==> run a <==
Design int_calc, start of the top module:
module int_calc(clk, rst, start, A, B, done, int_add, int_sub, int_mul, int_div, int_mod, addCo, addCy, subCo, subCy);
Settings: LEC_CHECK=0, CAP_MARGIN=20, CELL_PAD_IN_SITES_DETAIL_PLACEMENT=1, CORE_MARGIN=3, CORE_UTILIZATION=40, CTS_CLUSTER_DIAMETER=47, HOLD_SLACK_MARGIN=0.22, MIN_ROUTING_LAYER=met1, PLACE_DENSITY_LB_ADDON=0.28, SETUP_SLACK_MARGIN=1.5, SLEW_MARGIN=20, TNS_END_PERCENT=20; clock period 21.0 ns.
run.sh (not shown) runs the stock make flow with config.mk's settings and CLKGATE_MAP_FILE=.
==> run b: changes against run a <==
Settings changed: CELL_PAD_IN_SITES_DETAIL_PLACEMENT 1 to default, CORE_MARGIN 3 to 2, CORE_UTILIZATION 40 to 72, CTS_CLUSTER_DIAMETER 47 to default, CTS_CLUSTER_SIZE from default to 39, HOLD_SLACK_MARGIN 0.22 to default, MIN_ROUTING_LAYER met1 to default, PLACE_DENSITY_LB_ADDON 0.28 to 0.27, SETUP_SLACK_MARGIN 1.5 to 3.98, TNS_END_PERCENT 20 to default.
==> flow/constraint.sdc (replaced) <==
create_clock -name core_clock -period 13.7 [get_ports {clk}]
set_input_delay 2.7400 -clock core_clock [delete_from_list [all_inputs] [get_ports {clk}]]
set_output_delay 2.7400 -clock core_clock [all_outputs]
set_load 0.01 [all_outputs]
==> comparison <==
- Global-route usage: run a is lower than run b (21 points).
- Between run b and run a, the lower total power is in run a (gap 44%, measured against run a).
- Sequential cell count is the same in run b and run a.
- Between run a and run b, the lower critical path depth is in run a (gap 1).
- Via count: run a is smaller than run b (10%).
- Worst setup slack: run a is higher than run b (4.4 ns).
- Of run b and run a, run b has the higher sequential share of layout area (gap 1.1 points).
- Run a produced a clean layout. Run b reached the layout checks and failed them: setup timing.
- Against run a, the clock skew of run b is lower by 0.0036 ns.
- Utilization: run a is lower than run b (37 points).
- In run b the final area is smaller than in run a, by about 2.8%.
- Of run b and run a, run a has the higher cell count (gap about 11%, measured against run a).

* * *

==> inputs of tundra <==
int_calc again, from the RTL that the note above started with.
clock: 10.6 ns
lec_check: 0
abc_area: 1
cap_margin: 0
core_margin: 2
core_utilization: 72
cts_cluster_diameter: 387
cts_cluster_size: 12
hold_slack_margin: 0.3
place_density: 0.42
setup_slack_margin: 2.57
slew_margin: 20
tns_end_percent: 10
==> inputs of onyx, as changes to tundra <==
ABC_AREA = not set   (was 1)
CAP_MARGIN = 20   (was 0)
CELL_PAD_IN_SITES_DETAIL_PLACEMENT = 1   (was not set)
CORE_MARGIN = 3   (was 2)
CORE_UTILIZATION = 40   (was 72)
CTS_CLUSTER_DIAMETER = not set   (was 387)
CTS_CLUSTER_SIZE = not set   (was 12)
HOLD_SLACK_MARGIN = not set   (was 0.3)
MIN_ROUTING_LAYER = met2   (was not set)
PLACE_DENSITY = not set   (was 0.42)
PLACE_DENSITY_LB_ADDON = 0.28   (was not set)
SETUP_SLACK_MARGIN = 1.5   (was 2.57)
TNS_END_PERCENT = 20   (was 10)
==> flow/constraint.sdc (replaced) <==
create_clock -name core_clock -period 21.0 [get_ports {clk}]
set_input_delay 4.2000 -clock core_clock [delete_from_list [all_inputs] [get_ports {clk}]]
set_output_delay 4.2000 -clock core_clock [all_outputs]
set_load 0.01 [all_outputs]
==> qor summary <==
metric	tundra	onyx
Highest fanout seen on the critical path	2	3
Most utilized layer in the global route result	met2	met3
Sequential fraction of design power	0.333	0.344
Register share after synthesis	0.456	0.484
Fin Clk Skew	0.0233 ns	0.0261 ns
Antenna cell count	3	7
Total Routed Length	75.4 mm	69.4 mm
Data arrival time of the critical path	13.87 ns	15.04 ns
Result of the run	failed layout checks	finished clean
Reasons for failing layout checks	setup timing	-
Antenna violations before repair	7	0
Stage-log warning count	33	31
TNS Setup	-94.59 ns	0 ns
End point of the most critical hold path	diver.quo[0]	diver.quo[15]
Fraction of the cycle the final worst path needs	1.51	0.916
Cell with the largest stage delay on the worst path	sky130_fd_sc_hd__fa_2	sky130_fd_sc_hd__fa_1
GR Util met1	0.555	0
MUX area fraction	0	0.0435
Die span in x	179 um	234 um
Comb power	2170 uW	890 uW
Detailed route wirelength on metal3	11.1 mm	28.7 mm
Total area of multi-input combinational cells	10100 um^2	9650 um^2
Post-synthesis area per instance	8.71 um^2	11.3 um^2
Worst-case vdd ir drop	0.165 mV	0.0644 mV

* * *

==> job 8981 <==
==> flow/design.v <==
`timescale 1ns / 1ps
module adder_1bit(a, b, ci, s, co);
	input wire a,b,ci;
	output wire s,co;
	and (c1,a,b), (c2,b,ci), (c3,a,ci);
	xor (s1,a,b), (s,s1,ci);
	or (co,c1,c2,c3);
endmodule
`timescale 1ns / 1ps
module adder_32bits(A, B, Ctr, S, Co,Cy);
	parameter size=32;
   input [size:1] A;
   input [size:1] B;
   input Ctr;
   output [size:1] S;
   output Co;
	output Cy;
	wire[size-1:1]  Ctemp;
	wire[size:1]    Bo;
	assign Bo={32{Ctr}}^B;
adder_1bit 	A1(.a(A[1]),.b(Bo[1]),.ci(Ctr),.s(S[1]),.co(Ctemp[1])),
		A2(A[2],Bo[2],Ctemp[1],S[2],Ctemp[2]),
		A3(A[3],Bo[3],Ctemp[2],S[3],Ctemp[3]),
		A4(A[4],Bo[4],Ctemp[3],S[4],Ctemp[4]),
		A5(A[5],Bo[5],Ctemp[4],S[5],Ctemp[5]),
		A6(A[6],Bo[6],Ctemp[5],S[6],Ctemp[6]),
		A7(A[7],Bo[7],Ctemp[6],S[7],Ctemp[7]),
		A8(A[8],Bo[8],Ctemp[7],S[8],Ctemp[8]),
		A9(A[9],Bo[9],Ctemp[8],S[9],Ctemp[9]),
		A10(A[10],Bo[10],Ctemp[9],S[10],Ctemp[10]),
		A11(A[11],Bo[11],Ctemp[10],S[11],Ctemp[11]),
		A12(A[12],Bo[12],Ctemp[11],S[12],Ctemp[12]),
		A13(A[13],Bo[13],Ctemp[12],S[13],Ctemp[13]),
		A14(A[14],Bo[14],Ctemp[13],S[14],Ctemp[14]),
		A15(A[15],Bo[15],Ctemp[14],S[15],Ctemp[15]),
		A16(A[16],Bo[16],Ctemp[15],S[16],Ctemp[16]),
		A17(A[17],Bo[17],Ctemp[16],S[17],Ctemp[17]),
		A18(A[18],Bo[18],Ctemp[17],S[18],Ctemp[18]),
		A19(A[19],Bo[19],Ctemp[18],S[19],Ctemp[19]),
		A20(A[20],Bo[20],Ctemp[19],S[20],Ctemp[20]),
		A21(A[21],Bo[21],Ctemp[20],S[21],Ctemp[21]),
		A22(A[22],Bo[22],Ctemp[21],S[22],Ctemp[22]),
		A23(A[23],Bo[23],Ctemp[22],S[23],Ctemp[23]),
		A24(A[24],Bo[24],Ctemp[23],S[24],Ctemp[24]),
		A25(A[25],Bo[25],Ctemp[24],S[25],Ctemp[25]),
		A26(A[26],Bo[26],Ctemp[25],S[26],Ctemp[26]),
		A27(A[27],Bo[27],Ctemp[26],S[27],Ctemp[27]),
		A28(A[28],Bo[28],Ctemp[27],S[28],Ctemp[28]),
		A29(A[29],Bo[29],Ctemp[28],S[29],Ctemp[29]),
		A30(A[30],Bo[30],Ctemp[29],S[30],Ctemp[30]),
		A31(A[31],Bo[31],Ctemp[30],S[31],Ctemp[31]),
		A32(A[32],Bo[32],Ctemp[31],S[32],Co);
		assign Cy=(!(A[32]^Bo[32]))*(A[32]^S[32]);
endmodule
module mul_32_32_64(clk, rst, start, a, b, out, idle);
   input clk;
   input rst;
   input start;
   input [31:0] a, b;
   output reg [63:0] out;
   output idle;
   reg [63:0]        out_r;
   parameter START = 1'b0, CALC = 1'b1;
   reg [4:0]         count;
   reg               state;
   reg               last;
   wire [33:0]       tmp_sum;
   wire [33:0]       a_ext;
   wire [33:0]       addend;
   wire [2:0]        booth;
   assign idle = (state == START);
   assign a_ext = {{2{a[31]}}, a};
   assign booth = {out_r[1:0], last};
   assign addend = (booth[1] ^ booth[0]) ? a_ext : {a_ext[32:0], 1'b0} & {34{booth[2] ^ booth[0]}};
   assign tmp_sum = {{2{out_r[63]}}, out_r[63:32]} + (addend ^ {34{booth[2]}}) + {33'b0, booth[2]};
   always @(posedge clk) begin
      if (rst) begin
         state <= START;
         count <= 5'b00000;
      end else begin
      case (state)
        START: begin
           if (start) begin
              out_r <= {32'b0, b};
              last <= 1'b0;
              count <= 5'b00000;
              state <= CALC;
           end
        end
        CALC: begin
           if (~count[4]) begin
              count <= count + 1;
              out_r[63:30] <= tmp_sum[33:0];
              out_r[29:0] <= out_r[31:2];
              last <= out_r[1];
           end  
           else begin
              out <= out_r;
              state <= START;
              count <= 5'b00000;
           end
        end  
        default:;
      endcase  
      end
   end  
endmodule  
module div_64_32_32(clk, rst, start, a, b, quo, mod, idle);
   input clk;
   input rst;
   input start;
   input [63:0] a;
   input [31:0] b;
   output reg [31:0] quo, mod;
   output idle;
   reg [31:0]        quo_r;
   reg [33:0]        mod_r;
   parameter START = 2'b00, CALC = 2'b01, FIN = 2'b11;
   reg [1:0]         state;
   reg [4:0]         count;
   wire [33:0]       b_ext;
   wire [33:0]       tmp_sum;
   reg               op;
   assign idle = (state == START);
   assign b_ext = {2'b00, b};
   assign tmp_sum = mod_r + (b_ext ^ {34{op}}) + {33'b0, op};
   always @(posedge clk) begin
      if (rst) begin
         state <= START;
         count <= 5'b00000;
      end else begin
      case (state)
        START: begin
           if (start) begin
              mod_r <= {1'b0, a[63:31]};
              quo_r <= {a[30:0], 1'b0};
              op <= 1;     
              count <= 5'b00000;
              state <= CALC;
           end
        end
        CALC: begin
           if (count != 5'b11111) begin
              mod_r <= {tmp_sum[32:0], quo_r[31]};
              quo_r <= {quo_r[30:0], ~tmp_sum[33]};
              op <= ~tmp_sum[33];
              count <= count + 1;
           end
           else begin
              quo_r <= {quo_r[30:0], ~tmp_sum[33]};
              mod_r <= tmp_sum[33] ? tmp_sum + b_ext : tmp_sum;
              state <= FIN;
              count <= 5'b00000;
           end
        end
        FIN: begin
           quo <= quo_r;
           mod <= mod_r[31:0];
           state <= START;
           count <= 5'b00000;
        end
        default: state <= START;
      endcase  
      end
   end  
endmodule  
module int_calc(clk, rst, start, A, B, done, int_add, int_sub, int_mul, int_div, int_mod, addCo, addCy, subCo, subCy);
   input clk;
   input rst;
   input start;
   input [63:0] A;
   input [31:0] B;
   output done;
   output [31:0] int_add;
   output [31:0] int_sub;
   output [63:0] int_mul;
   output [31:0] int_div;
   output [31:0] int_mod;
	output addCo;
	output addCy;
	output subCo;
	output subCy;
   reg [31:0] a_r;
   reg [31:0] b_r;
   reg        busy;
   wire       mul_idle;
   wire       div_idle;
   assign done = busy & mul_idle & div_idle;
   always @(posedge clk) begin
      if (start) begin
         a_r <= A[31:0];
         b_r <= B;
      end
      if (rst) busy <= 1'b0;
      else if (start) busy <= 1'b1;
      else if (done) busy <= 1'b0;
   end
   adder_32bits adder(.A(a_r),
                      .B(b_r),
                      .Ctr(1'b0),
                      .S(int_add),
                      .Co(addCo),
                      .Cy(addCy));
   adder_32bits suber(.A(a_r),
                      .B(b_r),
                      .Ctr(1'b1),
                      .S(int_sub),
                      .Co(subCo),
                      .Cy(subCy));
   mul_32_32_64 muler(.clk(clk),
                      .rst(rst),
                      .start(start),
                      .a(a_r),
                      .b(B),
                      .out(int_mul),
                      .idle(mul_idle));
   div_64_32_32 diver(.clk(clk),
                      .rst(rst),
                      .start(start),
                      .a(A),
                      .b(b_r),
                      .quo(int_div),
                      .mod(int_mod),
                      .idle(div_idle));
endmodule  
==> flow/run.sh <==
#!/bin/bash
# the make line also repeats each setting of config.mk as NAME=value (left out here)
make -C /OpenROAD-flow-scripts/flow DESIGN_CONFIG=/design/flow/config.mk WORK_HOME=/design/flow/orfs CLKGATE_MAP_FILE= finish
==> flow/config.mk <==
export PLATFORM = sky130hd
export DESIGN_NAME = int_calc
export DESIGN_NICKNAME = int_calc
export VERILOG_FILES = /design/flow/design.v
export SDC_FILE = /design/flow/constraint.sdc
export NUM_CORES = 4
export LEC_CHECK = 0
export ABC_AREA = 1
export CAP_MARGIN = 20
export CORE_MARGIN = 2
export CORE_UTILIZATION = 65
export HOLD_SLACK_MARGIN = -0.08
export SETUP_SLACK_MARGIN = -0.77
export SLEW_MARGIN = 20
==> flow/constraint.sdc <==
create_clock -name core_clock -period 10.1 [get_ports {clk}]
set_input_delay 2.0200 -clock core_clock [delete_from_list [all_inputs] [get_ports {clk}]]
set_output_delay 2.0200 -clock core_clock [all_outputs]
set_load 0.01 [all_outputs]
==> job 7039 (differences from job 8981) <==
Settings changed: CORE_UTILIZATION 65 to 72, CTS_CLUSTER_DIAMETER set to 237, PLACE_DENSITY set to 0.67, SETUP_SLACK_MARGIN -0.77 to 1.09.
==> results <==
Job 8981 finished with setup timing left. Job 7039 reached the layout checks and failed them: setup timing. Of job 8981 and job 7039, job 7039 has the higher setup slack (gap 0.36 ns). Of job 7039 and job 8981, job 8981 has the higher cell area (gap about 0.28%, measured against job 8981). In hold slack, job 7039 and job 8981 hardly differ. Between job 8981 and job 7039, the lower maximum frequency is in job 8981 (gap about 2.2%, measured against job 7039). Of job 8981 and job 7039, job 7039 has the higher global-route usage (gap 2.7 points). Flip-flop count is the same in job 8981 and job 7039.
==> figures <==
                                              job 8981         job 7039
WL/cell                                        24.2 um          23.5 um
DR WL met3                                     9.59 mm          10.1 mm
Signal buffers share of area                     12.4%            12.5%
Fraction of area in multi-input gates            38.1%            38.3%
Area enclosed by the die boundary           35300 um^2       31900 um^2
Internal power contribution                  0.00328 W        0.00327 W
Maximum achievable frequency                0.0611 GHz       0.0625 GHz
GRT Total Usage                                  44.6%            47.3%
Result of the run                      failed layout checks  failed layout checks
Violated checks                           setup timing     setup timing
Register-to-register setup slack               4.60 ns          4.30 ns
GP Congestion                                    0.987             1.10
Clock Skews                                  0.0345 ns        0.0187 ns
FF-to-FF End                           diver.mod_r[22]  diver.mod_r[25]
Power and IR drop assume default switching activity.
